File: flow/config.mk
export PLATFORM = sky130hd
export DESIGN_NAME = AudDSP
export DESIGN_NICKNAME = AudDSP
export VERILOG_FILES = /design/flow/design.v
export SDC_FILE = /design/flow/constraint.sdc
export NUM_CORES = 4
export LEC_CHECK = 0
export ABC_AREA = 0
export CAP_MARGIN = 25
export CELL_PAD_IN_SITES_GLOBAL_PLACEMENT = 0
export CORE_ASPECT_RATIO = 1.24
export CORE_MARGIN = 2
export CORE_UTILIZATION = 51
export CTS_CLUSTER_DIAMETER = 64
export GPL_ROUTABILITY_DRIVEN = 0
export PLACE_DENSITY_LB_ADDON = 0.05
export SLEW_MARGIN = 20
File: flow/constraint.sdc
create_clock -name core_clock -period 133.0 [get_ports {i_clk}]
set_input_delay 26.6000 -clock core_clock [delete_from_list [all_inputs] [get_ports {i_clk}]]
set_output_delay 26.6000 -clock core_clock [all_outputs]
set_load 0.01 [all_outputs]
File: flow/design.v
module AudDSP (
    input i_rst_n,
    input i_clk,
    input i_start,  
    input i_pause,  
    input [2:0] i_speed,
    input i_is_slow,
    input i_slow_mode,
    input i_daclrck,                
    input signed [15:0] i_sram_data,
    input [19:0] i_sram_stop_addr,  
    output signed [15:0] o_dac_data,
    output o_en,                    
    output o_is_pause,
    output [19:0] o_sram_addr
);
    localparam S_IDLE = 0;
    localparam S_PAUSE = 1;
    localparam S_PLAY = 2;
    localparam S_EMPTY = 3;
    reg [2:0] state_r, state_w;
    reg is_pause_r, is_pause_w;
    reg is_slow_r, is_slow_w;
    reg slow_mode_r, slow_mode_w;
    reg [2:0] speed_r, speed_w;
    reg [3:0] slow_counter_r, slow_counter_w;
    reg [1:0] get_data_counter_r, get_data_counter_w;
    reg [19:0] addr_r, addr_w;
    reg signed [15:0] sram_data_r, sram_data_w, sram_data_next_r, sram_data_next_w;
    reg [15:0] o_data_r, o_data_w;
    assign o_en = !i_daclrck;
    assign o_dac_data = o_data_r;
    assign o_sram_addr = addr_r;
    assign o_is_pause = is_pause_r;
    always @(*) begin
        state_w = state_r;
        case(state_r)
            S_IDLE: begin
                if(i_start)         state_w = S_PAUSE;
                else                state_w = S_IDLE;
            end
            S_PAUSE: begin
                if(!is_pause_r)     state_w = S_PLAY;
                else                state_w = S_PAUSE;
            end
            S_PLAY: begin
                if(is_pause_r)      state_w = S_PAUSE;
                else begin
                    if(!i_daclrck)  state_w = S_EMPTY;
                    else            state_w = S_PLAY;
                end
            end
            S_EMPTY: begin
                if(is_pause_r)      state_w = S_PAUSE;
                else begin
                    if(!i_daclrck)  state_w = S_EMPTY;
                    else            state_w = S_PLAY;
                end
            end
        endcase
    end
    always @(*) begin
        slow_counter_w = slow_counter_r;
        case(state_r)
            S_IDLE:     slow_counter_w = 0;
            S_PAUSE:    slow_counter_w = 0;
            S_PLAY: begin
                if(is_slow_r && !is_pause_r && i_daclrck) begin
                    if(slow_counter_r == speed_r)   slow_counter_w = 0;
                    else                            slow_counter_w = slow_counter_r + 1;
                end
            end
        endcase
    end
    always @(*) begin
        get_data_counter_w = get_data_counter_r;
        case(state_r)
            S_IDLE:     get_data_counter_w = 0;
            S_PAUSE:    get_data_counter_w = 0;
            S_PLAY: begin
                if(get_data_counter_r < 3)  get_data_counter_w = get_data_counter_r + 1;
            end
            S_EMPTY:    get_data_counter_w = 0;
        endcase
    end
    always @(*) begin
        is_pause_w = is_pause_r;
        case(state_r)
            S_IDLE:                 is_pause_w = 1;
            S_PAUSE: if(i_pause)    is_pause_w = 0;
            S_PLAY:  if(i_pause)    is_pause_w = 1;
            S_EMPTY: if(i_pause)    is_pause_w = 1;
        endcase
    end
    always @(*) begin
        is_slow_w = is_slow_r;
        slow_mode_w = slow_mode_r;
        speed_w = speed_r;
        case(state_r)
            S_IDLE: begin
                is_slow_w = 0;
                slow_mode_w = 0;
                speed_w = 0;
            end
            S_PAUSE: begin
                is_slow_w = i_is_slow;
                slow_mode_w = i_slow_mode;
                speed_w = i_speed;
            end
            S_PLAY: begin
                is_slow_w = is_slow_r;
                slow_mode_w = slow_mode_r;
                speed_w = speed_r;
            end
            S_EMPTY: begin
                is_slow_w = i_is_slow;
                slow_mode_w = i_slow_mode;
                speed_w = i_speed;
            end
        endcase
    end
    reg [20:0] temp_addr;      
    always @(*) begin
        addr_w = addr_r;
        temp_addr = addr_r;
        case(state_r)
            S_IDLE:     temp_addr = 0;
            S_PLAY: begin
                if(get_data_counter_r == 0) begin
                    if(is_slow_r) begin
                        if(slow_counter_r == 0)     temp_addr = addr_r + 1;
                    end
                    else                            temp_addr = addr_r + speed_r + 1;
                end
            end
        endcase
        if(temp_addr > i_sram_stop_addr)    addr_w = 0;
        else                                addr_w = temp_addr;
    end
    always @(*) begin
        sram_data_w = sram_data_r;
        sram_data_next_w = sram_data_next_r;
        case(state_r)
            S_IDLE: begin
                sram_data_w = 0;
                sram_data_next_w = 0;
            end
            S_PAUSE: begin
                sram_data_next_w = i_sram_data;
            end
            S_PLAY: begin
                if(get_data_counter_r == 2) begin
                    if(is_slow_r)begin           
                        if(slow_counter_r == 0) begin
                            sram_data_w = sram_data_next_r;
                            sram_data_next_w = i_sram_data;
                        end
                    end
                    else begin                   
                        sram_data_w = sram_data_next_r;
                        sram_data_next_w = i_sram_data;
                    end
                end
            end
        endcase
    end
    reg signed [16:0] diff;
    reg signed [20:0] diff_counter_prod;
    reg signed [20:0] diff_counter_prod_div_speed;
    always @(*) begin
        o_data_w = o_data_r;
        diff = 0;
        diff_counter_prod = 0;
        diff_counter_prod_div_speed = 0;
        case(state_r)
            S_IDLE: o_data_w = 0;
            S_PLAY: begin
                if(get_data_counter_r == 3) begin
                    if(is_slow_r) begin
                        if(slow_mode_r) begin
                            diff = $signed(sram_data_next_r) - $signed(sram_data_r);
                            diff_counter_prod = $signed(diff) * $signed({1'b0, slow_counter_r});
                            diff_counter_prod_div_speed = $signed($signed(diff_counter_prod) / $signed({1'b0, speed_r + 1}));
                            o_data_w = $signed($signed(sram_data_r) + $signed(diff_counter_prod_div_speed));
                        end
                        else o_data_w = sram_data_r;
                    end
                    else o_data_w = sram_data_r;
                end
            end
        endcase
    end
    always_ff @(posedge i_clk or negedge i_rst_n) begin
        if(!i_rst_n) begin
            state_r <= S_IDLE;
            is_pause_r <= 1;
            addr_r <= 0;
            speed_r <= 0;
            o_data_r <= 0;
            is_slow_r <= 0;
            slow_mode_r <= 0;
            sram_data_r <= 0;
            slow_counter_r <= 0;
            sram_data_next_r <= 0;
            get_data_counter_r <= 0;
        end
        else begin
            state_r <= state_w;
            is_pause_r <= is_pause_w;
            addr_r <= addr_w;
            speed_r <= i_speed;
            o_data_r <= o_data_w;
            is_slow_r <= i_is_slow;
            slow_mode_r <= i_slow_mode;
            sram_data_r <= sram_data_w;
            slow_counter_r <= slow_counter_w;
            sram_data_next_r <= sram_data_next_w;
            get_data_counter_r <= get_data_counter_w;
        end
    end
endmodule
File: flow/run.sh
#!/bin/bash
# the make line also repeats each setting of config.mk as NAME=value (left out here)
make -C /OpenROAD-flow-scripts/flow DESIGN_CONFIG=/design/flow/config.mk WORK_HOME=/design/flow/orfs CLKGATE_MAP_FILE= finish
==> PnR_summary.wiki, run 1 <==
== Metrics ==
{| class="wikitable"
! Metric !! Value
|-
| Worst setup slack for register-to-register paths || 48.02 ns
|-
| Share of the clock period used by the worst path after layout || 63.90%
|-
| And+or+nand+nor area frac || 33.48%
|-
| 1st-pass router iterations || 5
|-
| Share of synthesized cell area in full adder, half adder and majority cells || 13.03%
|-
| Unrepaired setup endpoints after global routing || no
|-
| Post-CTS sizing || 0
|-
| Logic family by area || simple AND/OR/NAND/NOR gates
|-
| DIE AREA || 0.05665 sq mm
|-
| NumNets Final || 4250
|-
| Post-synthesis share of cell area spent on and-or and or-and gates || 29.89%
|-
| Area of the core region || 0.05420 sq mm
|-
| Antenna fix cells || 0
|-
| Transition time at the pin with the least slew margin || 1.003 ns
|-
| Relative slew slack || 31.44%
|-
| Number of enable-type register cells in the synthesized netlist || 0
|-
| Worst Hold Endpoint || o_data_r[5]$_DFFE_PN0P_
|-
| Dominant delay contributor by cell family on the critical path || AND-OR/OR-AND gates
|-
| TritonCTS Buffers || 9
|-
| Vias per std cell || 6.380
|-
| Register Area || 0.002106 sq mm
|-
| Worst reg2reg endpoint || o_data_r[15]$_DFFE_PN0P_
|-
| Clock transition at the registers of the reported paths || 0.07 ns
|-
| Hold Path Depth || 2
|-
| Synthesis Warnings || 1
|-
| Leading cell types by total area after synthesis || ha_1 10%, dfrtp_1 7.3%, xnor2_1 5.3%
|-
| Layout-stage area growth over the synthesis result || 6.421%
|-
| Cts hold-fix bufs || 0
|-
| Kind of capture point of the worst setup path || flip-flop
|-
| Count of instantiated cells in the yosys netlist || 3922
|-
| Number of antenna violations at the first check in global routing || 0
|-
| Async set or reset register ratio after synthesis || 100.0%
|-
| Maximum number of pins on one net before global-route repair || 58
|-
| GR Overflow Total || 0
|-
| Mean post-synth cell area || 7.120 sq um
|-
| # IOs || 84
|-
| Global router's overall resource usage || 29.59%
|-
| Highest-delay cell along the critical path || or4_1
|-
| Number of cells on the worst reg-to-reg path || 332
|-
| Row count || 95
|-
| Floorplan utilization || 51.52%
|-
| Required time at the worst-slack endpoint || 133.20 ns
|-
| Top flip-flop cell by instance count after synthesis || dfrtp_1
|-
| Biggest area consumer among synthesized cells || ha_1
|-
| Fill cell total of the finished layout || 5455
|-
| Post-synth cell types || 151
|-
| Fmax achieved || 11.77 MHz
|-
| Buffers from clock root to sink, at most || 2
|-
| Clk Latency, worst-skew pair || 0.34 ns
|-
| Detailed-route wire length per cell || 18.70 microns
|-
| Sum of buffers and inverters on the critical path || 12
|-
| Post CTS Setup Buffer Count || 0
|-
| HPWL after detailed placement || 71.03 mm
|-
| Final Hold Fails || 0
|-
| Count of nets left with antenna violations after detail routing || 0
|-
| Buffer cell driving the clock tree root || clkbuf_16
|-
| Combinational gate area || 0.02468 sq mm
|-
| Setup crit start kind || flip-flop
|-
| Wire length after detailed routing || 87.31 mm
|-
| Worst setup path startpoint || speed_r[0]$_DFF_PN0_
|-
| Worst path setup slack after routing || 48.02 ns
|-
| Total of max-cap violations || 0
|-
| Total Negative Setup Slacks || 0 ns
|-
| Min-Delay Path Class || flip-flop to flip-flop
|-
| Port-buffer cells || 83
|-
| Leading cell type by number of instances after synthesis || nand2_1
|-
| Count of final max-slew check failures || 0
|-
| CTS sink count || 84
|-
| H-tree depth reported by CTS || 3
|-
| DRC violation total after the first TritonRoute iteration || 2077
|-
| Post-Syn Area || 0.02792 sq mm
|-
| Shortest clock period the worst path allows after layout || 84.98 ns
|-
| Top cells by instance count after synthesis || 373 x nand2_1, 356 x nor2_1, 237 x a21oi_1, 230 x ha_1, 192 x inv_1
|-
| Logic depth of the worst path, buffers included || 332
|-
| Mux area share || 3.509%
|-
| Count of state elements after synthesis || 84
|-
| Critical Path End || o_data_r[15]$_DFFE_PN0P_
|-
| Register share after synthesis || 7.537%
|-
| R2R Path Start || speed_r[0]$_DFF_PN0_
|-
| Synth top area share || 10.31%
|-
| Number of cells produced by synthesis || 3922
|-
| Pre-CTS setup slack || 49.02 ns
|-
| Result of the run || complete, no violations
|-
| Classification of the worst setup path || flip-flop to flip-flop
|-
| Hold Path Origin || o_data_r[5]$_DFFE_PN0P_
|-
| Clock tree from TritonCTS || built
|-
| Final setup fails || 0
|-
| Die Y || 264.6 microns
|-
| Routed vias || 29.79k
|-
| Global-route wire length before repair || 143.2 mm
|-
| Biggest cell delay along the critical path || 0.76 ns
|-
| Synthesized chip area reported by yosys || 0.02792 sq mm
|-
| Worst-path fanout max || 37
|-
| OpenROAD warnings || 31
|-
| Arrival time of data at the critical path endpoint || 85.19 ns
|-
| Die width || 214.1 microns
|-
| Synth Area in XOR/XNOR || 8.151%
|-
| Most numerous cell on the critical path || a21oi_1
|-
| Number of remaining DRC errors || 0
|-
| Skew final || 0.006044 ns
|-
| Via count of the first global-routing pass || 28.05k
|}
## area by class of cell
cell class | instances | area share (%)
Multi-Input combinational cell | 3542 | 83.06
Clock inverter | 5 | 0.1516
Tap cell | 727 | 3.061
Timing Repair Buffer | 104 | 3.343
Sequential cell | 84 | 7.086
Clock buffer | 11 | 0.8168
Inverter | 196 | 2.480
## layer usage
| layer | GRT usage, % | routed length (microns) |
|---|---|---|
| met1 | 38.40 | 39530 |
| met2 | 52.89 | 42290 |
| met3 | 1.354 | 2935 |
| met4 | 9.028 | 2550 |
| met5 | 0 | 0 |
## metrics by stage
| stage | cell area [sq um] | std cells | hold WS, ns | util (%) |
|---|---|---|---|---|
| after global routing | 29720 | 4669 | 0.5232 | 54.82 |
| final | 29720 | 4669 | 0.4802 | 54.82 |
| after global placement | 29410 | 4652 | 0.4638 | 54.27 |
| after detailed placement | 29410 | 4652 | 0.4700 | 54.27 |
| after CTS | 29700 | 4668 | 0.4849 | 54.80 |
| after floorplan | 27960 | 3933 | 0.4647 | - |
==> inputs of run 2 (changes only) <==
Settings changed: ABC_AREA 0 to 1, CAP_MARGIN 25 to 20, CELL_PAD_IN_SITES_GLOBAL_PLACEMENT 0 to not set, CORE_ASPECT_RATIO 1.24 to not set, CORE_UTILIZATION 51 to 69, CTS_CLUSTER_DIAMETER 64 to not set, CTS_CLUSTER_SIZE set to 96, GPL_ROUTABILITY_DRIVEN 0 to not set, PLACE_DENSITY set to 0.42, PLACE_DENSITY_LB_ADDON 0.05 to not set, TNS_END_PERCENT set to 15.
Clock period 133.0 ns to 49.7 ns, I/O delays scaled along.
==> PnR_summary.wiki, run 2 <==
== Metrics ==
{| class="wikitable"
! Metric !! Value
|-
| Count of instantiated cells in the yosys netlist || 5960
|-
| Cts hold-fix bufs || 0
|-
| Number of enable-type register cells in the synthesized netlist || 0
|-
| Number of remaining DRC errors || 0
|-
| Leading cell type by number of instances after synthesis || nand2_1
|-
| Dominant delay contributor by cell family on the critical path || simple AND/OR/NAND/NOR gates
|-
| Hold Path Origin || state_r[2]$_DFF_PN0_
|-
| HPWL after detailed placement || 82.69 mm
|-
| Mean post-synth cell area || 5.602 sq um
|-
| Fmax achieved || 21.09 MHz
|-
| Row count || 80
|-
| Synth top area share || 17.04%
|-
| Result of the run || complete, no violations
|-
| Buffers from clock root to sink, at most || 2
|-
| Clock transition at the registers of the reported paths || 0.07 ns
|-
| Synthesis Warnings || 1
|-
| Routed vias || 40.28k
|-
| Clk Latency, worst-skew pair || 0.36 ns
|-
| Worst setup path startpoint || speed_r[0]$_DFF_PN0_
|-
| Most numerous cell on the critical path || nand2_1
|-
| Relative slew slack || 34.08%
|-
| Worst reg2reg endpoint || o_data_r[15]$_DFFE_PN0P_
|-
| H-tree depth reported by CTS || 3
|-
| Gpl congestion || 1.056
|-
| Number of cells on the worst reg-to-reg path || 361
|-
| Register share after synthesis || 6.303%
|-
| Hold Path Depth || 1
|-
| Clock tree from TritonCTS || built
|-
| Mux area share || 0.02998%
|-
| GR Overflow Total || 0
|-
| Pre-CTS setup slack || -1.962 ns
|-
| Critical Path End || o_data_r[15]$_DFFE_PN0P_
|-
| Worst path setup slack after routing || 2.286 ns
|-
| Shortest clock period the worst path allows after layout || 47.41 ns
|-
| Number of cells produced by synthesis || 5960
|-
| Final Hold Fails || 0
|-
| Buffer cell driving the clock tree root || clkbuf_16
|-
| Worst setup slack for register-to-register paths || 2.29 ns
|-
| Biggest cell delay along the critical path || 0.53 ns
|-
| Async set or reset register ratio after synthesis || 100.0%
|-
| Leading cell types by total area after synthesis || nand2_1 17%, inv_1 10%, ha_1 8.6%
|-
| Die Y || 224.0 microns
|-
| Kind of capture point of the worst setup path || flip-flop
|-
| Top flip-flop cell by instance count after synthesis || dfrtp_1
|-
| Classification of the worst setup path || flip-flop to flip-flop
|-
| Count of state elements after synthesis || 84
|-
| Min-Delay Path Class || flip-flop to flip-flop
|-
| Global-route wire length before repair || 165.8 mm
|-
| Logic depth of the worst path, buffers included || 361
|-
| TritonCTS Buffers || 9
|-
| Global router's overall resource usage || 39.03%
|-
| Final setup fails || 0
|-
| Port-buffer cells || 83
|-
| Top cells by instance count after synthesis || 1516 x nand2_1, 909 x inv_1, 755 x nor2_1, 563 x nand3_1, 230 x ha_1
|-
| DIE AREA || 0.05016 sq mm
|-
| Placed cell count || 6691
|-
| Layout-stage area growth over the synthesis result || 13.48%
|-
| Required time at the worst-slack endpoint || 49.93 ns
|-
| Total Negative Setup Slacks || 0 ns
|-
| Final Hold Slack || 0.4956 ns
|-
| Worst Hold Endpoint || is_pause_r$_DFFE_PN1P_
|-
| NumNets Final || 6525
|-
| Count of nets left with antenna violations after detail routing || 0
|-
| Highest-delay cell along the critical path || dfrtp_4
|-
| Post-synth cell types || 80
|-
| R2R Path Start || speed_r[0]$_DFF_PN0_
|-
| Count of final max-slew check failures || 0
|-
| CTS sink count || 84
|-
| Vias per std cell || 5.895
|-
| Number of antenna violations at the first check in global routing || 0
|-
| Setup crit start kind || flip-flop
|-
| 1st-pass router iterations || 13
|-
| Via count of the first global-routing pass || 35.21k
|-
| Detailed-route wire length per cell || 15.50 microns
|-
| Floorplan utilization || 69.93%
|-
| Area of the core region || 0.04775 sq mm
|-
| Post-synthesis share of cell area spent on and-or and or-and gates || 10.49%
|-
| Worst-path fanout max || 8
|-
| Non-filler cells in the finished layout || 6832
|-
| And+or+nand+nor area frac || 52.56%
|-
| Arrival time of data at the critical path endpoint || 47.64 ns
|-
| Die width || 224.0 microns
|-
| # IOs || 84
|-
| Sum of buffers and inverters on the critical path || 56
|-
| Synth Area in XOR/XNOR || 5.352%
|-
| Transition time at the pin with the least slew margin || 0.9852 ns
|-
| Antenna fix cells || 0
|-
| Synthesized chip area reported by yosys || 0.03339 sq mm
|-
| Biggest area consumer among synthesized cells || nand2_1
|-
| DRC violation total after the first TritonRoute iteration || 4325
|-
| OpenROAD warnings || 33
|-
| Share of synthesized cell area in full adder, half adder and majority cells || 10.84%
|-
| Post-Syn Area || 0.03339 sq mm
|-
| Total of max-cap violations || 0
|-
| Share of the clock period used by the worst path after layout || 95.40%
|-
| Skew final || 0.01208 ns
|-
| Maximum number of pins on one net before global-route repair || 85
|-
| Core Util, Final || 79.36%
|-
| Logic family by area || simple AND/OR/NAND/NOR gates
|-
| Wire length after detailed routing || 105.9 mm
|}
-- run 2: layout make-up --
cell class	instances	area [sq um]
multi-input combinational	4743	28020
fill	3806	9857
inverter	1065	4095
timing repair buffer	309	2587
sequential	84	2108
tap	615	769.5
clock buffer	12	256.5
clock inverter	4	55.05
-- run 2: timing repair --
item / 4_1_cts / 5_1_grt
pin swaps: 9 / 136
buffers inserted: 12 / 106
setup endpoints to repair: 15 / 16
endpoints found under the hold margin: 0 / 0
cloned: 4 / 3
gates resized: 12 / 155
-- run 2: per-layer routing --
layer | up-vias | part of all wire [%] | track usage, %
li1 | 19640 | - | -
met3 | 398 | 8.8 | 4.722
met1 | 18130 | 41 | 50.79
met4 | 0 | 4.7 | 15.94
met2 | 2106 | 46 | 65.42
met5 | - | 0 | 0
-- run 2: per-stage QoR --
stage          cell area (sq um)
2_1_floorplan              34250
3_3_place_gp               35840
3_5_place_dp               35840
4_1_cts                    36340
5_1_grt                    37890
6_report                   37890
==> inputs of run 3 (changes only) <==
Settings changed: ABC_AREA 1 to not set, CAP_MARGIN 20 to 15, CORE_UTILIZATION 69 to 70, CTS_CLUSTER_SIZE 96 to 80, HOLD_SLACK_MARGIN set to -0.09, PLACE_DENSITY 0.42 to not set, TNS_END_PERCENT 15 to not set.
Clock period 49.7 ns to 44.1 ns, I/O delays scaled along.
==> PnR_summary.wiki, run 3 <==
== Implementation results ==
{| class="wikitable"
! Metric !! Value
|-
| Result of the run || aborted with a tool error
|-
| Exit stage || detailed placement (3_5_place_dp)
|-
| Err || [ERROR DPL-0038] Utilization greater than 100%, impossible to legalize
|-
| Die width || 203.7 microns
|-
| Row count || 73
|-
| Floorplan utilization || 70.60%
|-
| Leading cell types by total area after synthesis || ha_1 10%, dfrtp_1 7.3%, xnor2_1 5.3%
|-
| Post-synthesis share of cell area spent on and-or and or-and gates || 29.89%
|-
| Number of cells produced by synthesis || 3922
|-
| Share of synthesized cell area in full adder, half adder and majority cells || 13.03%
|-
| Leading cell type by number of instances after synthesis || nand2_1
|-
| Biggest area consumer among synthesized cells || ha_1
|-
| Logic family by area || simple AND/OR/NAND/NOR gates
|-
| Async set or reset register ratio after synthesis || 100.0%
|-
| DIE AREA || 0.04150 sq mm
|-
| Count of instantiated cells in the yosys netlist || 3922
|-
| Top flip-flop cell by instance count after synthesis || dfrtp_1
|-
| And+or+nand+nor area frac || 33.48%
|-
| Mean post-synth cell area || 7.120 sq um
|-
| Count of state elements after synthesis || 84
|-
| Register share after synthesis || 7.537%
|-
| Top cells by instance count after synthesis || 373 x nand2_1, 356 x nor2_1, 237 x a21oi_1, 230 x ha_1, 192 x inv_1
|-
| Post-synth cell types || 151
|-
| Port-buffer cells || 83
|-
| # IOs || 84
|-
| Area of the core region || 0.03955 sq mm
|-
| Synth top area share || 10.31%
|-
| Die Y || 203.7 microns
|-
| Synthesis Warnings || 1
|-
| Mux area share || 3.509%
|-
| Post-Syn Area || 0.02792 sq mm
|-
| Gpl congestion || 1.147
|-
| Synth Area in XOR/XNOR || 8.151%
|-
| Synthesized chip area reported by yosys || 0.02792 sq mm
|-
| Number of enable-type register cells in the synthesized netlist || 0
|}
==> inputs of run 4 (changes only) <==
Settings changed: ABC_AREA set to 1, CAP_MARGIN 15 to 20, CORE_UTILIZATION 70 to 68, CTS_CLUSTER_DIAMETER set to 376, CTS_CLUSTER_SIZE 80 to 95, HOLD_SLACK_MARGIN -0.09 to not set.
Clock period 44.1 ns to 67.0 ns, I/O delays scaled along.
==> PnR_summary.wiki, run 4 <==
== Metrics ==
{| class="wikitable"
! Metric !! Value
|-
| Highest-delay cell along the critical path || nor2_2
|-
| Mean post-synth cell area || 5.602 sq um
|-
| Placed cell count || 6645
|-
| Worst reg2reg endpoint || o_data_r[15]$_DFFE_PN0P_
|-
| Port-buffer cells || 83
|-
| Count of state elements after synthesis || 84
|-
| Wire length after detailed routing || 101.2 mm
|-
| Via count of the first global-routing pass || 34.47k
|-
| Worst setup slack for register-to-register paths || 6.19 ns
|-
| Worst setup path startpoint || speed_r[0]$_DFF_PN0_
|-
| Non-Filler Cell Area, Final || 0.03487 sq mm
|-
| Buffer cell driving the clock tree root || clkbuf_16
|-
| Async set or reset register ratio after synthesis || 100.0%
|-
| Layout-stage area growth over the synthesis result || 4.452%
|-
| 1st-pass router iterations || 6
|-
| Sum of buffers and inverters on the critical path || 58
|-
| # IOs || 84
|-
| And+or+nand+nor area frac || 52.56%
|-
| Biggest cell delay along the critical path || 0.55 ns
|-
| Logic family by area || simple AND/OR/NAND/NOR gates
|-
| GR Overflow Total || 0
|-
| Clk Latency, worst-skew pair || 0.35 ns
|-
| HPWL after detailed placement || 82.94 mm
|-
| Area of the core region || 0.04875 sq mm
|-
| Count of instantiated cells in the yosys netlist || 5960
|-
| Die width || 225.6 microns
|-
| Critical Path End || o_data_r[15]$_DFFE_PN0P_
|-
| Logic depth of the worst path, buffers included || 354
|-
| NumNets Final || 6310
|-
| Buffers from clock root to sink, at most || 2
|-
| OpenROAD warnings || 33
|-
| Detailed-route wire length per cell || 15.19 microns
|-
| Relative slew slack || 32.13%
|-
| Leading cell type by number of instances after synthesis || nand2_1
|-
| Register share after synthesis || 6.303%
|-
| Fmax achieved || 16.44 MHz
|-
| Floorplan utilization || 68.49%
|-
| Shortest clock period the worst path allows after layout || 60.81 ns
|-
| Count of nets left with antenna violations after detail routing || 0
|-
| Clock transition at the registers of the reported paths || 0.06 ns
|-
| Mux area share || 0.02998%
|-
| Cts hold-fix bufs || 0
|-
| Share of the clock period used by the worst path after layout || 90.76%
|-
| Global router's overall resource usage || 38.57%
|-
| Number of cells on the worst reg-to-reg path || 354
|-
| Share of synthesized cell area in full adder, half adder and majority cells || 10.84%
|-
| Non-filler cells in the finished layout || 6666
|-
| Setup crit start kind || flip-flop
|-
| Gpl congestion || 1.028
|-
| Hold Path Depth || 2
|-
| TritonCTS Buffers || 9
|-
| Global-route wire length before repair || 163.5 mm
|-
| Hold Path Origin || o_data_r[5]$_DFFE_PN0P_
|-
| CTS sink count || 84
|-
| H-tree depth reported by CTS || 3
|-
| Post-Syn Area || 0.03339 sq mm
|-
| Dominant delay contributor by cell family on the critical path || simple AND/OR/NAND/NOR gates
|-
| Worst-path fanout max || 38
|-
| Synth top area share || 17.04%
|-
| Final Hold Fails || 0
|-
| Vias per std cell || 5.728
|-
| Synth Area in XOR/XNOR || 5.352%
|-
| Top cells by instance count after synthesis || 1516 x nand2_1, 909 x inv_1, 755 x nor2_1, 563 x nand3_1, 230 x ha_1
|-
| R2R Path Start || speed_r[0]$_DFF_PN0_
|-
| Worst Hold Endpoint || o_data_r[5]$_DFFE_PN0P_
|-
| Number of remaining DRC errors || 0
|-
| Synthesis Warnings || 1
|-
| Post-synth cell types || 80
|-
| Biggest area consumer among synthesized cells || nand2_1
|-
| Synthesized chip area reported by yosys || 0.03339 sq mm
|-
| Row count || 81
|-
| Die Y || 225.6 microns
|-
| Number of cells produced by synthesis || 5960
|-
| Result of the run || complete, no violations
|-
| Min-Delay Path Class || flip-flop to flip-flop
|-
| Classification of the worst setup path || flip-flop to flip-flop
|-
| Leading cell types by total area after synthesis || nand2_1 17%, inv_1 10%, ha_1 8.6%
|-
| Total of max-cap violations || 0
|-
| Cell area after placement || 0.03442 sq mm
|-
| Top flip-flop cell by instance count after synthesis || dfrtp_1
|-
| DRC violation total after the first TritonRoute iteration || 3665
|-
| Number of antenna violations at the first check in global routing || 0
|-
| Routed vias || 38.19k
|-
| Worst path setup slack after routing || 6.190 ns
|-
| Skew final || 0.01032 ns
|-
| Arrival time of data at the critical path endpoint || 61.04 ns
|-
| Pre-CTS setup slack || 4.072 ns
|-
| Maximum number of pins on one net before global-route repair || 85
|-
| Post-synthesis share of cell area spent on and-or and or-and gates || 10.49%
|-
| Transition time at the pin with the least slew margin || 1.014 ns
|-
| Kind of capture point of the worst setup path || flip-flop
|-
| DIE AREA || 0.05089 sq mm
|-
| Number of enable-type register cells in the synthesized netlist || 0
|-
| Final setup fails || 0
|-
| Required time at the worst-slack endpoint || 67.23 ns
|-
| Antenna fix cells || 0
|-
| Count of final max-slew check failures || 0
|-
| Clock tree from TritonCTS || built
|}
==> run 4: layout make-up <==
type	count	area (sq um)
Multi-Input combinational cell	4742	26620
Fill cell	4527	13870
Inverter	1065	4049
Sequential cell	84	2106
Timing Repair Buffer	95	932.1
Tap cell	664	830.8
Clock buffer	10	239.0
Clock inverter	6	93.84
==> run 4: stage by stage <==
stage                     setup TNS [ns]  util, %  hold slack, ns
final                                  0    71.54          0.5126
after global routing            -0.02586    71.54          0.5394
after CTS                              0    71.29          0.5117
after detailed placement               0    70.61          0.4943
after global placement                 0    70.61          0.4840
after floorplan                        0        -          0.4430
==> run 4: repair_timing <==
item / CTS / global route
endpoints found under the setup margin: 0 / 16
resized: 0 / 21
setup buffers: 0 / 0
==> run 4: per-layer routing <==
layer | vias to the layer above | share of wire [%] | global-route usage (%)
met3 | 281 | 7.6 | 3.838
li1 | 19210 | - | -
met4 | 0 | 3.9 | 14.85
met1 | 17110 | 42 | 49.76
met5 | - | 0 | 0
met2 | 1577 | 46 | 66.25
==> inputs of run 5 (changes only) <==
Settings changed: ABC_AREA 1 to not set, CAP_MARGIN 20 to 15, CELL_PAD_IN_SITES_GLOBAL_PLACEMENT set to 1, CORE_UTILIZATION 68 to 38, CTS_CLUSTER_DIAMETER 376 to 62, CTS_CLUSTER_SIZE 95 to 79, GPL_ROUTABILITY_DRIVEN set to 0, GPL_TIMING_DRIVEN set to 0, MAX_ROUTING_LAYER set to met4, PLACE_DENSITY_LB_ADDON set to 0.13, SETUP_SLACK_MARGIN set to 0.15.
Clock period 67.0 ns to 129.0 ns, I/O delays scaled along.
==> PnR_summary.wiki, run 5 <==
== Metrics ==
{| class="wikitable"
! Metric !! Value
|-
| Result of the run || complete, no violations
|-
| Global router's overall resource usage || 25.59%
|-
| Post-CTS sizing || 0
|-
| Buffer cell driving the clock tree root || clkbuf_16
|-
| Hold Path Origin || o_data_r[2]$_DFFE_PN0P_
|-
| H-tree depth reported by CTS || 3
|-
| Busiest grt layer || met2
|-
| Wire length after detailed routing || 97.13 mm
|-
| Shortest clock period the worst path allows after layout || 94.04 ns
|-
| Pre-CTS setup slack || 36.51 ns
|-
| Number of cells on the worst reg-to-reg path || 343
|-
| Total of max-cap violations || 0
|-
| Mean post-synth cell area || 7.120 sq um
|-
| Maximum number of pins on one net before global-route repair || 46
|-
| Non-filler cells in the finished layout || 4999
|-
| Clk Latency, worst-skew pair || 0.35 ns
|-
| Number of enable-type register cells in the synthesized netlist || 0
|-
| Final setup fails || 0
|-
| Fmax achieved || 10.63 MHz
|-
| And+or+nand+nor area frac || 33.48%
|-
| Synth top area share || 10.31%
|-
| Cts hold-fix bufs || 0
|-
| Register share after synthesis || 7.537%
|-
| Post CTS Setup Buffer Count || 0
|-
| Number of remaining DRC errors || 0
|-
| Placed cell count || 4982
|-
| DRC violation total after the first TritonRoute iteration || 2085
|-
| Area of the core region || 0.07283 sq mm
|-
| CTS sink count || 84
|-
| Count of final max-slew check failures || 0
|-
| R2R Path Start || speed_r[0]$_DFF_PN0_
|-
| Kind of capture point of the worst setup path || flip-flop
|-
| Final Hold Slack || 0.4852 ns
|-
| Arrival time of data at the critical path endpoint || 94.25 ns
|-
| Transition time at the pin with the least slew margin || 1.105 ns
|-
| Post-Syn Area || 0.02792 sq mm
|-
| Logic depth of the worst path, buffers included || 343
|-
| Async set or reset register ratio after synthesis || 100.0%
|-
| Synth Area in XOR/XNOR || 8.151%
|-
| Relative slew slack || 25.64%
|-
| Met1 Resource Use GR || 34.65%
|-
| NumNets Final || 4347
|-
| Global-route wire length before repair || 153.6 mm
|-
| OpenROAD warnings || 31
|-
| Worst path setup slack after routing || 34.96 ns
|-
| Skew final || 0.007107 ns
|-
| Synthesis Warnings || 1
|-
| Clock transition at the registers of the reported paths || 0.06 ns
|-
| Buffers from clock root to sink, at most || 2
|-
| Unrepaired setup endpoints after global routing || no
|-
| Clock tree from TritonCTS || built
|-
| Biggest cell delay along the critical path || 0.92 ns
|-
| Number of antenna violations at the first check in global routing || 1
|-
| Count of nets left with antenna violations after detail routing || 0
|-
| Worst setup path startpoint || speed_r[0]$_DFF_PN0_
|-
| DIE AREA || 0.07567 sq mm
|-
| Die Y || 275.1 microns
|-
| Critical Path End || o_data_r[15]$_DFFE_PN0P_
|-
| Final Hold Fails || 0
|-
| Logic family by area || simple AND/OR/NAND/NOR gates
|-
| Count of state elements after synthesis || 84
|-
| Share of synthesized cell area in full adder, half adder and majority cells || 13.03%
|-
| Count of instantiated cells in the yosys netlist || 3922
|-
| Hold Path Depth || 2
|-
| GR Overflow Total || 0
|-
| GRT met3 Usage || 2.252%
|-
| Layout-stage area growth over the synthesis result || 9.119%
|-
| Top flip-flop cell by instance count after synthesis || dfrtp_1
|-
| Worst-path fanout max || 37
|-
| Worst Hold Endpoint || o_data_r[2]$_DFFE_PN0P_
|-
| Required time at the worst-slack endpoint || 129.21 ns
|-
| 1st-pass router iterations || 5
|-
| Number of cells produced by synthesis || 3922
|-
| Most numerous cell on the critical path || a21oi_1
|-
| Dominant delay contributor by cell family on the critical path || AND-OR/OR-AND gates
|-
| HPWL after detailed placement || 81.49 mm
|-
| Row count || 99
|-
| Top cells by instance count after synthesis || 373 x nand2_1, 356 x nor2_1, 237 x a21oi_1, 230 x ha_1, 192 x inv_1
|-
| Worst reg2reg endpoint || o_data_r[15]$_DFFE_PN0P_
|-
| Post-synth cell types || 151
|-
| Share of the clock period used by the worst path after layout || 72.90%
|-
| Via count of the first global-routing pass || 27.95k
|-
| Synthesized chip area reported by yosys || 0.02792 sq mm
|-
| Leading cell types by total area after synthesis || ha_1 10%, dfrtp_1 7.3%, xnor2_1 5.3%
|-
| Classification of the worst setup path || flip-flop to flip-flop
|-
| # IOs || 84
|-
| Detailed-route wire length per cell || 19.43 microns
|-
| Mux area share || 3.509%
|-
| Fill cell total of the finished layout || 7818
|-
| Port-buffer cells || 83
|-
| Worst setup slack for register-to-register paths || 34.96 ns
|-
| Floorplan utilization || 38.34%
|-
| Vias per std cell || 5.983
|-
| Leading cell type by number of instances after synthesis || nand2_1
|-
| Total Negative Setup Slacks || 0 ns
|-
| Post-synthesis share of cell area spent on and-or and or-and gates || 29.89%
|-
| Sum of buffers and inverters on the critical path || 31
|-
| Setup crit start kind || flip-flop
|-
| Routed vias || 29.91k
|-
| Highest-delay cell along the critical path || nor4_4
|-
| Die width || 275.1 microns
|-
| Global Route met2 Usage || 41.83%
|-
| Biggest area consumer among synthesized cells || ha_1
|-
| Min-Delay Path Class || flip-flop to flip-flop
|-
| TritonCTS Buffers || 9
|}
==> run 5: area by class of cell <==
| type | count | area, sq um | area share (%) |
|---|---|---|---|
| clock inverters | 3 | 68.82 | 0.2259 |
| repair buffers | 90 | 933.4 | 3.063 |
| plain buffers | 111 | 489.2 | 1.606 |
| well taps | 959 | 1200 | 3.938 |
| clock buffers | 13 | 260.3 | 0.8541 |
| flip-flops and latches | 84 | 2108 | 6.919 |
| diodes | 1 | 2.502 | 0.008213 |
| multi-input cells | 3542 | 24670 | 80.97 |
| inverters | 196 | 737.0 | 2.419 |
==> run 5: metal layers <==
layer / vias up / routed length (microns)
li1: 14980 / -
met1: 14170 / 46070
met2: 668 / 45050
met3: 89 / 4401
met4: 0 / 1601
met5: - / 0
==> run 5: per-stage QoR <==
step | util, % | instance area [sq um]
after floorplan | - | 27960
after global placement | 41.18 | 30000
after detailed placement | 41.37 | 30130
after CTS | 41.82 | 30460
after global routing | 41.83 | 30470
final | 41.83 | 30470
==> inputs of run 6 (changes only) <==
Settings changed: ABC_AREA set to 1, CAP_MARGIN 15 to 20, CELL_PAD_IN_SITES_GLOBAL_PLACEMENT 1 to not set, CORE_UTILIZATION 38 to 65, CTS_CLUSTER_DIAMETER 62 to not set, CTS_CLUSTER_SIZE 79 to not set, GPL_ROUTABILITY_DRIVEN 0 to not set, GPL_TIMING_DRIVEN 0 to not set, PLACE_DENSITY_LB_ADDON 0.13 to 0.02, SETUP_SLACK_MARGIN 0.15 to not set, TNS_END_PERCENT set to 5.
Clock period 129.0 ns to 55.9 ns, I/O delays scaled along.
==> PnR_summary.wiki, run 6 <==
== Metrics ==
{| class="wikitable"
! Metric !! Value
|-
| Number of cells on the worst reg-to-reg path || 364
|-
| Leading cell types by total area after synthesis || nand2_1 17%, inv_1 10%, ha_1 8.6%
|-
| Count of instantiated cells in the yosys netlist || 5960
|-
| Sum of buffers and inverters on the critical path || 54
|-
| Clock tree from TritonCTS || built
|-
| Global-route wire length before repair || 165.7 mm
|-
| Count of nets left with antenna violations after detail routing || 0
|-
| Worst path setup slack after routing || 3.843 ns
|-
| Skew final || 0.008004 ns
|-
| Share of synthesized cell area in full adder, half adder and majority cells || 10.84%
|-
| CTS sink count || 84
|-
| Global router's overall resource usage || 38.13%
|-
| Hold Path Depth || 2
|-
| Die width || 230.6 microns
|-
| 1st-pass router iterations || 8
|-
| Non-filler cells in the finished layout || 6782
|-
| Post-Syn Area || 0.03339 sq mm
|-
| Fmax achieved || 19.21 MHz
|-
| Pre-CTS setup slack || -1.337 ns
|-
| Post-synth cell types || 80
|-
| Biggest cell delay along the critical path || 0.47 ns
|-
| Cell area after placement || 0.03471 sq mm
|-
| Count of state elements after synthesis || 84
|-
| Relative slew slack || 32.24%
|-
| Wire length after detailed routing || 103.4 mm
|-
| H-tree depth reported by CTS || 3
|-
| R2R Path Start || speed_r[0]$_DFF_PN0_
|-
| NumNets Final || 6410
|-
| Async set or reset register ratio after synthesis || 100.0%
|-
| Antenna fix cells || 0
|-
| Mean post-synth cell area || 5.602 sq um
|-
| Post-synthesis share of cell area spent on and-or and or-and gates || 10.49%
|-
| Number of antenna violations at the first check in global routing || 0
|-
| Biggest area consumer among synthesized cells || nand2_1
|-
| Row count || 83
|-
| Worst setup slack for register-to-register paths || 3.84 ns
|-
| Top flip-flop cell by instance count after synthesis || dfrtp_1
|-
| Shortest clock period the worst path allows after layout || 52.06 ns
|-
| Register share after synthesis || 6.303%
|-
| Number of cells produced by synthesis || 5960
|-
| Port-buffer cells || 83
|-
| Setup crit start kind || flip-flop
|-
| Die Y || 230.6 microns
|-
| Non-Filler Cell Area, Final || 0.03603 sq mm
|-
| # IOs || 84
|-
| Kind of capture point of the worst setup path || flip-flop
|-
| Maximum number of pins on one net before global-route repair || 47
|-
| Final Hold Fails || 0
|-
| DRC violation total after the first TritonRoute iteration || 3615
|-
| Routed vias || 38.63k
|-
| HPWL after detailed placement || 84.65 mm
|-
| Detailed-route wire length per cell || 15.25 microns
|-
| Fill cell total of the finished layout || 4834
|-
| Share of the clock period used by the worst path after layout || 93.13%
|-
| DIE AREA || 0.05319 sq mm
|-
| Arrival time of data at the critical path endpoint || 52.29 ns
|-
| Core Util, Final || 70.52%
|-
| Classification of the worst setup path || flip-flop to flip-flop
|-
| Synth top area share || 17.04%
|-
| TritonCTS Buffers || 9
|-
| Dominant delay contributor by cell family on the critical path || simple AND/OR/NAND/NOR gates
|-
| Highest-delay cell along the critical path || xor2_1
|-
| Result of the run || complete, no violations
|-
| Hold Path Origin || o_data_r[14]$_DFFE_PN0P_
|-
| Final setup fails || 0
|-
| OpenROAD warnings || 31
|-
| Buffers from clock root to sink, at most || 2
|-
| Number of enable-type register cells in the synthesized netlist || 0
|-
| Leading cell type by number of instances after synthesis || nand2_1
|-
| Transition time at the pin with the least slew margin || 1.014 ns
|-
| Number of remaining DRC errors || 0
|-
| GR Overflow Total || 0
|-
| Synthesized chip area reported by yosys || 0.03339 sq mm
|-
| Worst Hold Endpoint || o_data_r[14]$_DFFE_PN0P_
|-
| Synth Area in XOR/XNOR || 5.352%
|-
| Layout-stage area growth over the synthesis result || 7.922%
|-
| Area of the core region || 0.05109 sq mm
|-
| Via count of the first global-routing pass || 34.41k
|-
| Critical Path End || o_data_r[14]$_DFFE_PN0P_
|-
| Synthesis Warnings || 1
|-
| Logic family by area || simple AND/OR/NAND/NOR gates
|-
| Total of max-cap violations || 0
|-
| Worst reg2reg endpoint || o_data_r[14]$_DFFE_PN0P_
|-
| Placed cell count || 6697
|-
| Buffer cell driving the clock tree root || clkbuf_16
|-
| Top cells by instance count after synthesis || 1516 x nand2_1, 909 x inv_1, 755 x nor2_1, 563 x nand3_1, 230 x ha_1
|-
| Worst-path fanout max || 16
|-
| Gpl congestion || 1.044
|-
| Worst setup path startpoint || speed_r[0]$_DFF_PN0_
|-
| Clock transition at the registers of the reported paths || 0.07 ns
|-
| Floorplan utilization || 65.34%
|-
| Vias per std cell || 5.696
|-
| Most numerous cell on the critical path || nand2_1
|-
| Mux area share || 0.02998%
|-
| Logic depth of the worst path, buffers included || 364
|-
| Min-Delay Path Class || flip-flop to flip-flop
|-
| Clk Latency, worst-skew pair || 0.35 ns
|-
| Cts hold-fix bufs || 0
|-
| And+or+nand+nor area frac || 52.56%
|-
| Required time at the worst-slack endpoint || 56.13 ns
|-
| Count of final max-slew check failures || 0
|}
## run 6: cell type report
| type | instances | area, sq um | area share, % |
|---|---|---|---|
| clock buffer | 9 | 225.2 | 0.6250 |
| clock inverter | 7 | 102.6 | 0.2847 |
| inverter | 1065 | 4056 | 11.26 |
| multi-input combinational | 4742 | 26990 | 74.89 |
| sequential | 84 | 2107 | 5.848 |
| tap | 680 | 850.8 | 2.361 |
| timing repair buffer | 195 | 1704 | 4.729 |
## run 6: per-stage QoR
stage,hold WS [ns],TNS [ns]
2_1_floorplan,0.4430,0
3_3_place_gp,0.4989,0
3_5_place_dp,0.4948,-4.934
4_1_cts,0.5125,0
5_1_grt,0.5572,-2.154
6_report,0.5098,0
## run 6: metal layers
metal	global-route usage, %	wire [microns]	up-vias
met1	49.35	44680	17480
met2	62.97	47660	1498
met4	11.71	3624	0
met3	3.471	7463	253
li1	-	-	19400
met5	-	0	-
## run 6: timing repair
item,CTS,global route
buffers inserted,2,62
gates cloned,3,2
gates resized,10,122
pin swaps,3,61
setup endpoints to repair,9,16
==> inputs of run 7 (changes only) <==
Settings changed: ABC_AREA 1 to not set, PLACE_DENSITY_LB_ADDON 0.02 to not set.
Clock period 55.9 ns to 68.9 ns, I/O delays scaled along.
==> PnR_summary.wiki, run 7 <==
== Metrics ==
{| class="wikitable"
! Metric !! Value
|-
| Result of the run || complete, no violations
|-
| Clock tree from TritonCTS || built
|-
| Vias per std cell || 7.071
|-
| Mux area share || 3.509%
|-
| Buffers from clock root to sink, at most || 2
|-
| Antenna fix cells || 0
|-
| Async set or reset register ratio after synthesis || 100.0%
|-
| Core Util, Final || 77.01%
|-
| # IOs || 84
|-
| Hold Path Depth || 2
|-
| Logic family by area || simple AND/OR/NAND/NOR gates
|-
| Number of cells produced by synthesis || 3922
|-
| Layout-stage area growth over the synthesis result || 16.20%
|-
| HPWL after detailed placement || 74.59 mm
|-
| Synthesis Warnings || 1
|-
| Share of synthesized cell area in full adder, half adder and majority cells || 13.03%
|-
| Register share after synthesis || 7.537%
|-
| Pre-CTS setup slack || -2.670 ns
|-
| Die Y || 211.3 microns
|-
| Cell area after placement || 0.03035 sq mm
|-
| Top flip-flop cell by instance count after synthesis || dfrtp_1
|-
| Clk Latency, worst-skew pair || 0.34 ns
|-
| Synth Area in XOR/XNOR || 8.151%
|-
| Mean post-synth cell area || 7.120 sq um
|-
| Transition time at the pin with the least slew margin || 1.085 ns
|-
| Worst setup path startpoint || speed_r[0]$_DFF_PN0_
|-
| Arrival time of data at the critical path endpoint || 66.52 ns
|-
| NumNets Final || 4464
|-
| Post-synth cell types || 151
|-
| 1st-pass router iterations || 8
|-
| Hold Path Origin || o_data_r[3]$_DFFE_PN0P_
|-
| Share of the clock period used by the worst path after layout || 96.24%
|-
| Wire length after detailed routing || 96.97 mm
|-
| Worst Hold Endpoint || o_data_r[3]$_DFFE_PN0P_
|-
| Leading cell types by total area after synthesis || ha_1 10%, dfrtp_1 7.3%, xnor2_1 5.3%
|-
| Dominant delay contributor by cell family on the critical path || simple AND/OR/NAND/NOR gates
|-
| Fill cell total of the finished layout || 3207
|-
| Via count of the first global-routing pass || 30.57k
|-
| Kind of capture point of the worst setup path || flip-flop
|-
| Routed vias || 33.20k
|-
| OpenROAD warnings || 33
|-
| Global router's overall resource usage || 41.98%
|-
| Post-synthesis share of cell area spent on and-or and or-and gates || 29.89%
|-
| Number of enable-type register cells in the synthesized netlist || 0
|-
| Required time at the worst-slack endpoint || 69.11 ns
|-
| Combinational gate area || 0.02597 sq mm
|-
| Worst reg2reg endpoint || o_data_r[15]$_DFFE_PN0P_
|-
| Final Hold Slack || 0.4984 ns
|-
| Register Area || 0.002108 sq mm
|-
| Biggest area consumer among synthesized cells || ha_1
|-
| Worst path setup slack after routing || 2.592 ns
|-
| Count of nets left with antenna violations after detail routing || 0
|-
| DRC violation total after the first TritonRoute iteration || 3305
|-
| Total of max-cap violations || 0
|-
| Total Negative Setup Slacks || 0 ns
|-
| And+or+nand+nor area frac || 33.48%
|-
| Setup crit start kind || flip-flop
|-
| Global-route wire length before repair || 151.8 mm
|-
| Count of final max-slew check failures || 0
|-
| Shortest clock period the worst path allows after layout || 66.31 ns
|-
| Worst-path fanout max || 20
|-
| Min-Delay Path Class || flip-flop to flip-flop
|-
| Count of state elements after synthesis || 84
|-
| Most numerous cell on the critical path || o21a_1
|-
| Placed cell count || 4566
|-
| Logic depth of the worst path, buffers included || 331
|-
| DIE AREA || 0.04463 sq mm
|-
| Final setup fails || 0
|-
| Detailed-route wire length per cell || 20.65 microns
|-
| Fmax achieved || 15.08 MHz
|-
| Critical Path End || o_data_r[15]$_DFFE_PN0P_
|-
| Number of cells on the worst reg-to-reg path || 331
|-
| R2R Path Start || speed_r[0]$_DFF_PN0_
|-
| Leading cell type by number of instances after synthesis || nand2_1
|-
| Post-Syn Area || 0.02792 sq mm
|-
| Synth top area share || 10.31%
|-
| Number of antenna violations at the first check in global routing || 0
|-
| Die width || 211.3 microns
|-
| Skew final || 0.008396 ns
|-
| Buffer cell driving the clock tree root || clkbuf_16
|-
| CTS sink count || 84
|-
| Sum of buffers and inverters on the critical path || 13
|-
| TritonCTS Buffers || 9
|-
| Relative slew slack || 27.01%
|-
| Top cells by instance count after synthesis || 373 x nand2_1, 356 x nor2_1, 237 x a21oi_1, 230 x ha_1, 192 x inv_1
|-
| Clock transition at the registers of the reported paths || 0.07 ns
|-
| Biggest cell delay along the critical path || 0.71 ns
|-
| Gpl congestion || 1.057
|-
| Non-filler cells in the finished layout || 4695
|-
| Non-Filler Cell Area, Final || 0.03245 sq mm
|-
| Area of the core region || 0.04213 sq mm
|-
| Count of instantiated cells in the yosys netlist || 3922
|-
| Floorplan utilization || 66.27%
|-
| GR Overflow Total || 0
|-
| H-tree depth reported by CTS || 3
|-
| Synthesized chip area reported by yosys || 0.02792 sq mm
|-
| Row count || 75
|-
| Classification of the worst setup path || flip-flop to flip-flop
|-
| Cts hold-fix bufs || 0
|-
| Port-buffer cells || 83
|-
| Highest-delay cell along the critical path || or4b_2
|-
| Final Hold Fails || 0
|-
| Worst setup slack for register-to-register paths || 2.59 ns
|-
| Number of remaining DRC errors || 0
|-
| Maximum number of pins on one net before global-route repair || 53
|}
## run 7: final cells by class
class                           instances  share of cell area [%]
Multi-Input combinational cell       3542                   80.05
Inverter                              196                   2.283
Sequential cell                        84                   6.498
Timing Repair Buffer                  318                   8.063
Clock buffer                           10                  0.7365
Tap cell                              539                   2.078
Clock inverter                          6                  0.2931
## run 7: what timing repair did
action	in CTS	in global routing
pin swaps	15	92
setup endpoints to repair	15	16
buffers inserted	21	92
gates resized	38	158
## run 7: per-layer routing
metal,up-vias,track usage (%),share of wire (%)
met5,-,-,0
met2,1852,68.70,47
met1,15660,51.23,40
met4,0,19.18,5.2
met3,472,5.992,8.2
li1,15210,-,-
==> inputs of run 8 (changes only) <==
Settings changed: CORE_UTILIZATION 65 to 70, MAX_ROUTING_LAYER met4 to not set, PLACE_DENSITY set to 0.39, TNS_END_PERCENT 5 to not set.
Clock period 68.9 ns to 97.7 ns, I/O delays scaled along.
==> PnR_summary.wiki, run 8 <==
== Metrics ==
{| class="wikitable"
! Metric !! Value
|-
| Result of the run || complete, no violations
|-
| And+or+nand+nor area frac || 33.48%
|-
| Die width || 203.7 microns
|-
| Number of remaining DRC errors || 0
|-
| Logic depth of the worst path, buffers included || 329
|-
| Vias per std cell || 7.248
|-
| # IOs || 84
|-
| Worst setup slack for register-to-register paths || 10.98 ns
|-
| CTS sink count || 84
|-
| Antenna fix cells || 0
|-
| Top cells by instance count after synthesis || 373 x nand2_1, 356 x nor2_1, 237 x a21oi_1, 230 x ha_1, 192 x inv_1
|-
| Row count || 73
|-
| Share of the clock period used by the worst path after layout || 88.76%
|-
| Hold Path Depth || 2
|-
| Global router's overall resource usage || 43.35%
|-
| Die Y || 203.7 microns
|-
| Final Hold Fails || 0
|-
| Maximum number of pins on one net before global-route repair || 85
|-
| Synth top area share || 10.31%
|-
| Global-route wire length before repair || 151.4 mm
|-
| Post-Syn Area || 0.02792 sq mm
|-
| Shortest clock period the worst path allows after layout || 86.72 ns
|-
| Via count of the first global-routing pass || 30.60k
|-
| Detailed-route wire length per cell || 20.85 microns
|-
| Setup crit start kind || flip-flop
|-
| Register share after synthesis || 7.537%
|-
| Met3 WL || 9.955 mm
|-
| HPWL after detailed placement || 73.67 mm
|-
| Count of nets left with antenna violations after detail routing || 0
|-
| Classification of the worst setup path || flip-flop to flip-flop
|-
| NumNets Final || 4245
|-
| Buffer cell driving the clock tree root || clkbuf_16
|-
| Most numerous cell on the critical path || a21oi_1
|-
| 1st-pass router iterations || 10
|-
| Total Negative Setup Slacks || 0 ns
|-
| Synthesized chip area reported by yosys || 0.02792 sq mm
|-
| Leading cell type by number of instances after synthesis || nand2_1
|-
| Post-CTS sizing || 0
|-
| R2R Path Start || speed_r[1]$_DFF_PN0_
|-
| Sum of buffers and inverters on the critical path || 10
|-
| Worst setup path startpoint || speed_r[1]$_DFF_PN0_
|-
| Count of state elements after synthesis || 84
|-
| Synthesis Warnings || 1
|-
| Top flip-flop cell by instance count after synthesis || dfrtp_1
|-
| GR Overflow Total || 0
|-
| Relative slew slack || 24.39%
|-
| Skew final || 0.008864 ns
|-
| Unrepaired setup endpoints after global routing || no
|-
| Critical Path End || o_data_r[15]$_DFFE_PN0P_
|-
| Share of synthesized cell area in full adder, half adder and majority cells || 13.03%
|-
| Count of instantiated cells in the yosys netlist || 3922
|-
| Wire length after detailed routing || 93.03 mm
|-
| Clock tree from TritonCTS || built
|-
| Count of final max-slew check failures || 0
|-
| Area of the core region || 0.03955 sq mm
|-
| Detailed-routed wire length on met2 || 41.72 mm
|-
| DIE AREA || 0.04150 sq mm
|-
| Biggest area consumer among synthesized cells || ha_1
|-
| Number of antenna violations at the first check in global routing || 2
|-
| Layout-stage area growth over the synthesis result || 5.328%
|-
| Post CTS Setup Buffer Count || 0
|-
| Clk Latency, worst-skew pair || 0.36 ns
|-
| Leading cell types by total area after synthesis || ha_1 10%, dfrtp_1 7.3%, xnor2_1 5.3%
|-
| Fill cell total of the finished layout || 3051
|-
| Number of cells on the worst reg-to-reg path || 329
|-
| Async set or reset register ratio after synthesis || 100.0%
|-
| Mux area share || 3.509%
|-
| Synth Area in XOR/XNOR || 8.151%
|-
| Arrival time of data at the critical path endpoint || 86.96 ns
|-
| Transition time at the pin with the least slew margin || 1.120 ns
|-
| Total of max-cap violations || 0
|-
| Mean post-synth cell area || 7.120 sq um
|-
| Met1 routed wirelength after detailed routing || 37.16 mm
|-
| H-tree depth reported by CTS || 3
|-
| Min-Delay Path Class || flip-flop to flip-flop
|-
| Highest-delay cell along the critical path || nor3_4
|-
| Cts hold-fix bufs || 0
|-
| Worst reg2reg endpoint || o_data_r[15]$_DFFE_PN0P_
|-
| OpenROAD warnings || 33
|-
| Hold Path Origin || o_data_r[13]$_DFFE_PN0P_
|-
| DRC violation total after the first TritonRoute iteration || 4255
|-
| Port-buffer cells || 83
|-
| Clock transition at the registers of the reported paths || 0.07 ns
|-
| Fmax achieved || 11.53 MHz
|-
| Worst Hold Endpoint || o_data_r[13]$_DFFE_PN0P_
|-
| Number of cells produced by synthesis || 3922
|-
| Routed vias || 32.34k
|-
| Kind of capture point of the worst setup path || flip-flop
|-
| Gpl congestion || 1.062
|-
| Final setup fails || 0
|-
| Worst-path fanout max || 34
|-
| Number of enable-type register cells in the synthesized netlist || 0
|-
| Buffers from clock root to sink, at most || 2
|-
| Floorplan utilization || 70.60%
|-
| Post-synth cell types || 151
|-
| Biggest cell delay along the critical path || 0.77 ns
|-
| Required time at the worst-slack endpoint || 97.93 ns
|-
| Highest layer used for signal routing || met5
|-
| TritonCTS Buffers || 9
|-
| Post-synthesis share of cell area spent on and-or and or-and gates || 29.89%
|-
| Dominant delay contributor by cell family on the critical path || AND-OR/OR-AND gates
|-
| Logic family by area || simple AND/OR/NAND/NOR gates
|}
==> run 8: routing by layer <==
metal / GRT usage (%) / vias up
met5: 0 / -
li1: - / 14750
met1: 56.32 / 15100
met4: 18.80 / 4
met3: 8.150 / 403
met2: 70.08 / 2082
==> run 8: per-stage QoR <==
stage	instance area [sq um]	hold WS (ns)	std cells	worst slack (ns)	util, %
2_1_floorplan	27960	0.4647	3933	22.36	-
6_report	29410	0.4960	4462	10.98	74.36
4_1_cts	29400	0.4880	4462	13.00	74.35
3_5_place_dp	29120	0.4741	4446	13.44	73.63
3_3_place_gp	29120	0.4700	4446	17.89	73.63
5_1_grt	29410	0.5318	4462	4.660	74.36
==> run 8: layout make-up <==
class                      count  area [sq um]  area share [%]
inverter                     196         737.0           2.506
sequential                    84          2106           7.160
clock inverter                 7         56.30          0.1914
multi-input combinational   3542         24680           83.91
timing repair buffer          99         952.2           3.237
tap                          525         656.9           2.233
clock buffer                   9         225.2          0.7658
==> inputs of run 9 (changes only) <==
Settings changed: ABC_AREA set to 1, CORE_ASPECT_RATIO set to 0.56, CORE_UTILIZATION 70 to 72, CTS_CLUSTER_DIAMETER set to 254, MAX_ROUTING_LAYER set to met4, PLACE_DENSITY 0.39 to not set, PLACE_DENSITY_LB_ADDON set to 0.2, SETUP_SLACK_MARGIN set to 5.0.
Clock period 97.7 ns to 49.5 ns, I/O delays scaled along.
==> PnR_summary.wiki, run 9 <==
== Implementation results ==
{| class="wikitable"
! Metric !! Value
|-
| Count of instantiated cells in the yosys netlist || 5960
|-
| Synthesized chip area reported by yosys || 0.03339 sq mm
|-
| GR Overflow Total || 12
|-
| Top flip-flop cell by instance count after synthesis || dfrtp_1
|-
| Post-synth cell types || 80
|-
| Exit stage || global routing (5_1_grt)
|-
| Mean post-synth cell area || 5.602 sq um
|-
| Err || [ERROR GRT-0116] Global routing finished with congestion. Check the congestion regions in the DRC Viewer.
|-
| Register share after synthesis || 6.303%
|-
| Synth top area share || 17.04%
|-
| Leading cell types by total area after synthesis || nand2_1 17%, inv_1 10%, ha_1 8.6%
|-
| Gpl congestion || 1.170
|-
| DIE AREA || 0.04818 sq mm
|-
| CTS sink count || 84
|-
| Cell area after placement || 0.03580 sq mm
|-
| Die Y || 165.1 microns
|-
| HPWL after detailed placement || 91.58 mm
|-
| Number of cells produced by synthesis || 5960
|-
| Global router's overall resource usage || 63.03%
|-
| TritonCTS Buffers || 9
|-
| Async set or reset register ratio after synthesis || 100.0%
|-
| Leading cell type by number of instances after synthesis || nand2_1
|-
| Cts hold-fix bufs || 0
|-
| Buffer cell driving the clock tree root || clkbuf_16
|-
| Share of synthesized cell area in full adder, half adder and majority cells || 10.84%
|-
| Result of the run || aborted with a tool error
|-
| Mux area share || 0.02998%
|-
| H-tree depth reported by CTS || 3
|-
| Top cells by instance count after synthesis || 1516 x nand2_1, 909 x inv_1, 755 x nor2_1, 563 x nand3_1, 230 x ha_1
|-
| Biggest area consumer among synthesized cells || nand2_1
|-
| Area of the core region || 0.04528 sq mm
|-
| Post-Syn Area || 0.03339 sq mm
|-
| And+or+nand+nor area frac || 52.56%
|-
| Post-synthesis share of cell area spent on and-or and or-and gates || 10.49%
|-
| Port-buffer cells || 83
|-
| Count of state elements after synthesis || 84
|-
| Floorplan utilization || 73.73%
|-
| Logic family by area || simple AND/OR/NAND/NOR gates
|-
| Number of enable-type register cells in the synthesized netlist || 0
|-
| Buffers from clock root to sink, at most || 2
|-
| Synth Area in XOR/XNOR || 5.352%
|-
| Die width || 291.8 microns
|-
| Row count || 58
|-
| # IOs || 84
|-
| Synthesis Warnings || 1
|}
[run 9: metal layers]
metal  global-route usage [%]  overflow
met5                        -         -
met2                    80.65         1
met3                    39.65         2
met4                    44.03         8
met1                    70.68         1
[run 9: stage by stage]
stage / hold WS (ns) / setup WS, ns / cells
detailed placement: 0.4960 / -2.575 / 6670
global placement: 0.4903 / -0.08877 / 6670
CTS: 0.5132 / 4.948 / 6932
floorplan: 0.4430 / -0.1404 / 5971
[run 9: repair_timing]
item	in CTS
resized	214
endpoints found under the setup margin	16
gates cloned	7
buffers inserted	239
endpoints found under the hold margin	0
pin swaps	199
